// comm_top
module comm_top(
  input wire sys_clk,
  input wire sys_clk_rst,
  input wire rst,
  input wire bit_in, 
  output wire bit_out, 
  output wire [7:0] data_trans, 
  output wire [7:0] data_recev 
);
For scale: about 1000 cells after synthesis, about 150 flip-flops, ~21 I/O pins.
make LEC_CHECK=0 ABC_AREA=1 CAP_MARGIN=20 CORE_ASPECT_RATIO=1.45 CORE_MARGIN=2 CORE_UTILIZATION=69 CTS_CLUSTER_DIAMETER=189 CTS_CLUSTER_SIZE=96 SLEW_MARGIN=20 TNS_END_PERCENT=10 finish   # period 8.08 ns
run.sh (not shown) runs the stock make flow with config.mk's settings and CLKGATE_MAP_FILE=.
Edit:
ABC_AREA = unset   (was 1)
CORE_ASPECT_RATIO = unset   (was 1.45)
CTS_CLUSTER_DIAMETER = 103   (was 189)
CTS_CLUSTER_SIZE = 37   (was 96)
PLACE_DENSITY = 0.37   (was unset)
TNS_END_PERCENT = unset   (was 10)
clock period = 4.0 ns   (was 8.08 ns; I/O delays follow)
Result: The new run completed without violations. Synthesized area goes down by a few percent. Wire length drops by roughly a tenth. Register-to-register slack loses 4.4 ns. Synthesized cell count shrinks by about a fifth.
Edit:
CORE_UTILIZATION = 70   (was 69)
CTS_CLUSTER_DIAMETER = unset   (was 103)
PLACE_DENSITY = unset   (was 0.37)
clock period = 3.06 ns   (was 4.0 ns; I/O delays follow)
What happened: Now the flow produced a layout that fails on setup timing; global-route usage increases by 2.8 points; worst hold slack gains 0.0062 ns; worst setup slack loses 0.59 ns.
Edit:
CORE_UTILIZATION = 68   (was 70)
clock period = 4.0 ns   (was 3.06 ns; I/O delays follow)
After rerunning:
- This time the run produced a clean layout
- total power came out lower by a quarter to a third
- sequential power came out lower by a quarter to a third
- utilization came out lower by 6.1 points
- sequential share of layout area came out higher by 2.6 points
- register-to-register slack is better by 0.52 ns
- first-iteration DRC count came out lower by a few percent
- worst hold slack is worse by 0.0084 ns

---

Starting RTL as in the previous note.
// comm_top
module comm_top(
  input wire sys_clk,
  input wire sys_clk_rst,
  input wire rst,
  input wire bit_in, 
  output wire bit_out, 
  output wire [7:0] data_trans, 
  output wire [7:0] data_recev 
);
Settings: LEC_CHECK=0, CAP_MARGIN=20, CORE_ASPECT_RATIO=0.5, CORE_MARGIN=5, CORE_UTILIZATION=59, CTS_CLUSTER_DIAMETER=324, CTS_CLUSTER_SIZE=98, PLACE_DENSITY=0.35, SLEW_MARGIN=40, TNS_END_PERCENT=30; clock period 10.0 ns.
The baseline went through all stages and came out clean.
Then changed:
==> flow/config.mk (replaced) <==
export PLATFORM = sky130hd
export DESIGN_NAME = comm_top
export DESIGN_NICKNAME = comm_top
export VERILOG_FILES = /design/flow/design.v
export SDC_FILE = /design/flow/constraint.sdc
export NUM_CORES = 4
export LEC_CHECK = 0
export CAP_MARGIN = 20
export CORE_ASPECT_RATIO = 0.5
export CORE_MARGIN = 2
export CORE_UTILIZATION = 40
export SETUP_SLACK_MARGIN = 3.0
export SLEW_MARGIN = 20
After rerunning:
- sequential share of layout area falls by 0.44 points
- clock-buffer cell count is unchanged
- final cell count rises by 9.1%
- worst hold slack improved by 4.6 ps
- non-clock buffer count rises by 1
- worst setup slack got worse by 92 ps

---

comm_top again, from the RTL that the note above started with.
clock: 2.65 ns
lec_check: 0
abc_area: 1
cap_margin: 20
core_margin: 2
core_utilization: 72
cts_cluster_diameter: 202
cts_cluster_size: 91
place_density: 0.37
setup_slack_margin: -0.16
slew_margin: 20
The first run reached the layout checks and failed them: negative setup slack.
Rerun with:
- ABC_AREA: 1 -> default
- CORE_UTILIZATION: 72 -> 60
- CTS_CLUSTER_DIAMETER: 202 -> default
- CTS_CLUSTER_SIZE: 91 -> default
- PLACE_DENSITY: 0.37 -> default
- SETUP_SLACK_MARGIN: -0.16 -> default
- clock period: 2.65 -> 4.22 ns (I/O delays scaled with it)
=> The changed run ran to the end with no violations; synthesized cell count drops by 21%; clock skew hardly moves; fmax is lower by 15%; die size grows by 15%; via count went down by 24%; final cell count goes down by 23%; area after synthesis decreases by 3.7%.
Rerun with:
- CORE_UTILIZATION: 60 -> 66
- SETUP_SLACK_MARGIN: default -> 1.67
- clock period: 4.22 -> 5.92 ns (I/O delays scaled with it)
Final area hardly moves.
Sequential share of layout area stays flat.
Area after synthesis stays the same.
Via count climbs by 0.76%.
Synthesized cell count does not change.
Fmax decreases by 1.6%.
Rerun with:
- CORE_UTILIZATION: 66 -> 40
- SETUP_SLACK_MARGIN: 1.67 -> default
- clock period: 5.92 -> 10.0 ns (I/O delays scaled with it)
Clock-buffer cell count rises by 1.
Die size grows by well over a third.
Clock power drops by well over a third.
Cell count increases by roughly a tenth.
Final area stays flat.
Sequential share of layout area is about the same.
Worst setup slack gains 3.8 ns.
Global-route usage decreases by 11 points.

---

exp/fjord:
Starting RTL as in the previous note.
clock: 2.33 ns
lec_check: 0
abc_area: 1
cap_margin: 20
core_margin: 2
core_utilization: 72
cts_cluster_diameter: 384
cts_cluster_size: 19
place_density: 0.78
setup_slack_margin: -0.12
slew_margin: 20
Complete run, failing final checks: exp/fjord, reason setup timing.
Inputs modified between exp/fjord and exp/yarrow:
Settings: CORE_UTILIZATION: 72 -> 40; CTS_CLUSTER_SIZE: 19 -> unset; PLACE_DENSITY: 0.78 -> unset; ABC_AREA: 1 -> unset; SETUP_SLACK_MARGIN: -0.12 -> unset; CTS_CLUSTER_DIAMETER: 384 -> unset; the clock period (ns, I/O delays scaled along): 2.33 -> 2.51.
==> results <==
- Of exp/yarrow and exp/fjord, not a single run came through the flow clean.
- exp/fjord had finished all stages when the layout checks came back failing, citing setup timing.
- In exp/yarrow, the chip height came out about 30% above the value in exp/fjord.
- As of exp/yarrow, sequential power had fallen by a few percent compared to exp/fjord.
- Compared exp/yarrow vs exp/fjord, and register fraction of the total cell area is up in exp/yarrow.
- Measured against exp/yarrow, the wire length the detailed router placed on met1 of exp/fjord comes out at 1.12 times the reference value.
- Relative to exp/fjord, the multi-input combinational area share of exp/yarrow is higher by 1.8 points.
- exp/yarrow reports its destination of the critical timing path as my_Rx_top.my_S2P.temp_reg[5] while exp/fjord reports my_Rx_top.my_S2P.temp_reg[8].
Inputs modified between exp/yarrow and exp/garnet:
Settings: CORE_UTILIZATION: 40 -> 32; the clock period (ns, I/O delays scaled along): 2.51 -> 4.2.
==> comparison <==
exp/garnet reached the final stage; the timing, DRC and antenna checks on its layout passed.
Changes observed in exp/garnet relative to exp/yarrow: layout buffering overhead excluding clock cells now smaller; minimum period implied by the final worst setup slack now larger; net count after synthesis comparable.
Modified inputs, exp/willow compared to exp/garnet
Settings: CORE_UTILIZATION changed from 32 to 70; CTS_CLUSTER_SIZE newly set to 36; the clock period (ns, I/O delays scaled along) changed from 4.2 to 3.7.
The run showing the greater fmax is exp/willow. The count of standard-cell rows reported for exp/willow is smaller than that of exp/garnet by about 30%. Looking at worst setup slack, exp/willow sits 0.16 ns below exp/garnet. exp/willow ended with more via count than exp/garnet.
Input changes introduced in exp/umber (baseline for comparison: exp/willow):
Settings: CTS_CLUSTER_SIZE now 37, was 36; CTS_CLUSTER_DIAMETER now 277, previously not set; ABC_AREA now 1, previously not set; the clock period (ns, I/O delays scaled along) now 2.51, was 3.7.
[summary]
exp/umber completed end to end; final checks failed (setup timing). Having completed the whole flow, exp/willow delivered a layout that passed the timing, DRC and antenna checks. Compared with exp/willow, exp/umber shows a lower smallest setup slack after layout. [compare] base=exp/willow new=exp/umber: register-to-register slack -0.78 ns; synthesized area grew by about 4%; yosys stat chip area +3.8%; number of cells on the worst reg-to-reg path +9; path length in cells of the critical path up 9. When the final numbers for exp/umber and exp/willow were put side by side, the count of clock-buffer cells in the layout turned out to be smaller in exp/umber. Top power consumer group: registers -> exp/willow, clock -> exp/umber.

---

job 101:
Starting RTL as in the previous note.
==> flow/design.v (excerpt) <==
module comm_top(
  input wire sys_clk,
  input wire sys_clk_rst,
  input wire rst,
  input wire bit_in, 
  output wire bit_out, 
  output wire [7:0] data_trans, 
  output wire [7:0] data_recev 
);
export LEC_CHECK = 0
export ABC_AREA = 1
export CAP_MARGIN = 20
export CORE_MARGIN = 2
export CORE_UTILIZATION = 72
export CTS_CLUSTER_DIAMETER = 277
export CTS_CLUSTER_SIZE = 37
export HOLD_SLACK_MARGIN = 0.3
export SETUP_SLACK_MARGIN = -0.15
export SLEW_MARGIN = 20
create_clock -name core_clock -period 2.51 [get_ports {sys_clk}]
Status job 101: flow complete, layout not clean - negative setup slack
Edits applied to the flow inputs when going from job 101 to job 102:
Settings: HOLD_SLACK_MARGIN removed (was 0.3); CAP_MARGIN changed from 20 to 0; SETUP_SLACK_MARGIN changed from -0.15 to 0.42.
Findings:
Clock-buffer cell count: job 102 higher than job 101
Post-synthesis simple-gate area fraction across job 101 and job 102: no real change.
Job 102 vs job 101 on cell count: job 102 is the higher one.
The run showing the greater combinational gate power is job 102.
The aggregate negative setup slack in job 102 sits 1820 ps below the value recorded for job 101.
Completing all stages was not enough for job 102: its layout failed the final checks because of negative setup slack.
Job 101 had finished all stages when the layout checks came back failing, citing negative setup slack.
Edits applied to the flow inputs when going from job 102 to job 103:
Settings: setting PLACE_DENSITY to 0.37 for the first time; changing SETUP_SLACK_MARGIN from 0.42 to 0.77; changing CTS_CLUSTER_DIAMETER from 277 to 202; changing the clock period (ns, I/O delays scaled along) from 2.51 to 2.65.
Results
Job 103 | ERROR | global routing. Number of cells produced by synthesis: job 103 vs job 102 identical. Compared with job 102, in job 103 worst slack at placement went up; placed wire-length estimate after detailed placement decreased 3.5%; CTS H-tree depth saw little to no change; final estimated routing congestion in global placement shows an increase of 5.5%.
Input changes introduced in job 104 (baseline for comparison: job 103):
Settings: changing CTS_CLUSTER_DIAMETER from 202 to 206; changing CAP_MARGIN from 0 to 20; changing CORE_UTILIZATION from 72 to 68; removing PLACE_DENSITY (formerly 0.37); removing SETUP_SLACK_MARGIN (formerly 0.77); changing the clock period (ns, I/O delays scaled along) from 2.65 to 3.75.
==> results <==
Row pre-placement core utilization: job 104 lower / job 103 higher. As far as count of boundary I/O pins goes, job 104 and job 103 are indistinguishable; the numbers are identical. Compared with job 103, in job 104 total cells reported by yosys after synthesis was more or less identical; horizontal extent of the die went up by 3.1 microns; height of the die went up by 3.1 microns; final weighted congestion of routability-driven global placement went down by about 3.7%; standard-cell row count went up by 2.6%. Job 104 reports a higher area of the core than job 103 does. Job 104: full flow OK, the timing, DRC and antenna checks passed. Comparing job 104 against job 103, there is no change at all in number of enable flip-flop cells. Compared with job 103, job 104 shows a chip area that is 5.7% higher.

---

Starting RTL as in the previous note.
clock: 4.0 ns
lec_check: 0
cap_margin: 20
core_margin: 2
core_utilization: 69
cts_cluster_diameter: 102
cts_cluster_size: 37
place_density: 0.36
slew_margin: 20
The starting point completed without violations.
==> next run, changes <==
CORE_UTILIZATION = 40   (was 69)
CTS_CLUSTER_DIAMETER = default   (was 102)
CTS_CLUSTER_SIZE = default   (was 37)
PLACE_DENSITY = default   (was 0.36)
clock period = 4.2 ns   (was 4.0 ns; I/O delays follow)
The changed run produced a clean layout.
Routed wire length drops by 6.2%.
Hold slack hardly moves.
Fmax drops by 4.3%.
Via count drops by 4.5%.
Clock-buffer cell count drops by 5.
First-iteration DRC count drops by 14%.
Global-route usage drops by 12 points.
Die size climbs by 70%.
Total power drops by 8.0%.
Area after synthesis does not change.
Combinational power drops by 6.3%.
==> next run, changes <==
CTS_CLUSTER_DIAMETER = 400   (was default)
CTS_CLUSTER_SIZE = 96   (was default)
PLACE_DENSITY = 0.35   (was default)
clock period = 10.0 ns   (was 4.2 ns; I/O delays follow)
Worst hold slack is about the same; sequential power shrinks by 58%; non-clock buffer count shrinks by 10; power shrinks by 56%; clock skew is about the same; final cell count shrinks by 0.82%; first-iteration DRC count shrinks by 24%.
==> next run, changes <==
CELL_PAD_IN_SITES_GLOBAL_PLACEMENT = 3   (was default)
CORE_UTILIZATION = 23   (was 40)
CTS_CLUSTER_DIAMETER = 291   (was 400)
CTS_CLUSTER_SIZE = default   (was 96)
PLACE_DENSITY = default   (was 0.35)
TNS_END_PERCENT = 85   (was default)
Outcome: The new run finished clean. Total power is lower by about 1.6%. Non-clock buffer count is higher by 2. Wire length is higher by about 7%. Setup slack gets worse by 0.032 ns.

---

comm_top again, from the RTL that the note above started with.
Settings: LEC_CHECK=0, ABC_AREA=1, CAP_MARGIN=20, CORE_MARGIN=2, CORE_UTILIZATION=70, CTS_CLUSTER_DIAMETER=37, CTS_CLUSTER_SIZE=15, MAX_ROUTING_LAYER=met4, PLACE_DENSITY_LB_ADDON=0.2, SETUP_SLACK_MARGIN=1.96, SLEW_MARGIN=20; clock period 6.64 ns.
Change:
CORE_UTILIZATION = 72   (was 70)
CTS_CLUSTER_DIAMETER = unset   (was 37)
CTS_CLUSTER_SIZE = unset   (was 15)
MAX_ROUTING_LAYER = unset   (was met4)
PLACE_DENSITY_LB_ADDON = unset   (was 0.2)
SETUP_SLACK_MARGIN = unset   (was 1.96)
clock period = 2.33 ns   (was 6.64 ns; I/O delays follow)
Effect: This time the run ran to the end with violations: setup timing. Setup slack got worse by 4.1 ns. Sequential share of layout area shrinks by 5.2 points. Cell count rose by 12%. Total power went up to 2.8 times its value. Sequential power climbs to 2.9 times its value. Routed wire length goes up by about 56%. Global-route usage went up by 7.4 points. Synthesized cell count stays the same. Critical path depth went up by 2. Area after synthesis stays the same.
Change:
CTS_CLUSTER_DIAMETER = 384   (was unset)
CTS_CLUSTER_SIZE = 19   (was unset)
HOLD_SLACK_MARGIN = 0.29   (was unset)
PLACE_DENSITY = 0.78   (was unset)
SETUP_SLACK_MARGIN = -0.12   (was unset)
SLEW_MARGIN = 40   (was 20)
The new run reached the layout checks and failed them: setup timing; synthesized area does not change; combinational power falls by about 8%; die size stays the same; design area went down by 1.5%; wire length decreases by 12%; maximum frequency came out higher by about 2%.
Change:
ABC_AREA = unset   (was 1)
CORE_UTILIZATION = 44   (was 72)
CTS_CLUSTER_DIAMETER = unset   (was 384)
CTS_CLUSTER_SIZE = unset   (was 19)
HOLD_SLACK_MARGIN = unset   (was 0.29)
PLACE_DENSITY = unset   (was 0.78)
SETUP_SLACK_MARGIN = unset   (was -0.12)
SLEW_MARGIN = 25   (was 40)
clock period = 3.75 ns   (was 2.33 ns; I/O delays follow)
=>
- The changed run went through all stages and came out clean
- clock skew hardly moves
- routed wire length fell by a quarter to a third
- non-clock buffer count shrinks by 103
- setup slack gets better by 1.1 ns
- clock power fell by a quarter to a third
- power drops by a quarter to a third
- utilization went down by 41 points
- final cell count goes down by about a fifth
- clock-buffer cell count decreases by 6
- die area climbs by well over a third
Change:
CORE_UTILIZATION = 70   (was 44)
CTS_CLUSTER_DIAMETER = 37   (was unset)
SLEW_MARGIN = 20   (was 25)
clock period = 8.05 ns   (was 3.75 ns; I/O delays follow)
What happened: The changed run completed with no timing, DRC or antenna violations. Area after synthesis stays the same. Core utilization rose by 27 points. Worst setup slack improves by 3.7 ns. Synthesized cell count does not change. Critical path depth stays the same. Via count is higher by 0.87%. Cell area goes down by 3.7%. Total power fell by 57%. Clock power goes down by 61%. Hold slack improves by 0.016 ns.

---

comm_top again, from the RTL that the note above started with.
==> flow/config.mk <==
export PLATFORM = sky130hd
export DESIGN_NAME = comm_top
export DESIGN_NICKNAME = comm_top
export VERILOG_FILES = /design/flow/design.v
export SDC_FILE = /design/flow/constraint.sdc
export NUM_CORES = 4
export LEC_CHECK = 0
export CAP_MARGIN = 5
export CELL_PAD_IN_SITES_DETAIL_PLACEMENT = 0
export CORE_MARGIN = 2
export CORE_UTILIZATION = 72
export CTS_CLUSTER_SIZE = 17
export GPL_TIMING_DRIVEN = 1
export MAX_ROUTING_LAYER = met4
export MIN_ROUTING_LAYER = met1
export PLACE_DENSITY_LB_ADDON = 0.01
export SETUP_SLACK_MARGIN = 0.42
export SLEW_MARGIN = 35
export TNS_END_PERCENT = 65
==> flow/constraint.sdc <==
create_clock -name core_clock -period 3.49 [get_ports {sys_clk}]
set_input_delay 0.6980 -clock core_clock [delete_from_list [all_inputs] [get_ports {sys_clk}]]
set_output_delay 0.6980 -clock core_clock [all_outputs]
set_load 0.01 [all_outputs]
Rerun with:
Settings changed: ABC_AREA set to 1, CAP_MARGIN 5 to 35, CTS_CLUSTER_DIAMETER set to 385, HOLD_SLACK_MARGIN set to 0.3, SETUP_SLACK_MARGIN 0.42 to -0.03, TNS_END_PERCENT 65 to 80.
Clock period 3.49 ns to 2.77 ns, I/O delays scaled along.
This time the run ran to the end with violations: setup timing.
Clock skew came out higher by 0.0062 ns.
Total power came out higher by 30%.
Flip-flop count stays the same.
Register-to-register slack got worse by 0.54 ns.
Critical path depth came out higher by 11.
Global-route usage came out higher by 1.3 points.
Utilization came out higher by 3.7 points.
Routed wire length came out higher by 13%.
Rerun with:
Settings changed: ABC_AREA 1 to unset, CAP_MARGIN 35 to 5, CELL_PAD_IN_SITES_DETAIL_PLACEMENT 0 to 1, CORE_UTILIZATION 72 to 26, CTS_CLUSTER_DIAMETER 385 to unset, CTS_CLUSTER_SIZE 17 to unset, HOLD_SLACK_MARGIN 0.3 to unset, PLACE_DENSITY_LB_ADDON 0.01 to unset, SETUP_SLACK_MARGIN -0.03 to 0.42, TNS_END_PERCENT 80 to 65.
Clock period 2.77 ns to 5.81 ns, I/O delays scaled along.
=>
- The new run finished clean
- global-route usage went down by 22 points
- utilization fell by 59 points
- clock skew stays flat
- die area increases to 2.6 times its value
- worst setup slack gets better by 2.2 ns
- wire length decreases by 16%
- critical path depth is lower by 11
- total power fell by 51%
- maximum frequency shrinks by 21%
- count of clock-buffer cells in the layout decreases by 7
Rerun with:
Settings changed: ABC_AREA set to 1, CELL_PAD_IN_SITES_DETAIL_PLACEMENT 1 to 0, CELL_PAD_IN_SITES_GLOBAL_PLACEMENT set to 2, CORE_MARGIN 2 to 7, CORE_UTILIZATION 26 to 39, CTS_CLUSTER_DIAMETER set to 65, GPL_ROUTABILITY_DRIVEN set to 1, MAX_ROUTING_LAYER met4 to met5.
Outcome:
- cell area rose by 2.1%
- setup slack gains 0.66 ns
- die area shrinks by 21%
- total power goes down by 4.0%
- wire length rose by 4.8%
- cell count rises by 9.8%
- area after synthesis rose by 3.8%
- sequential power hardly moves
- sequential cell count is unchanged
- register-to-register slack gets better by 0.66 ns
Power and IR drop assume default switching activity.
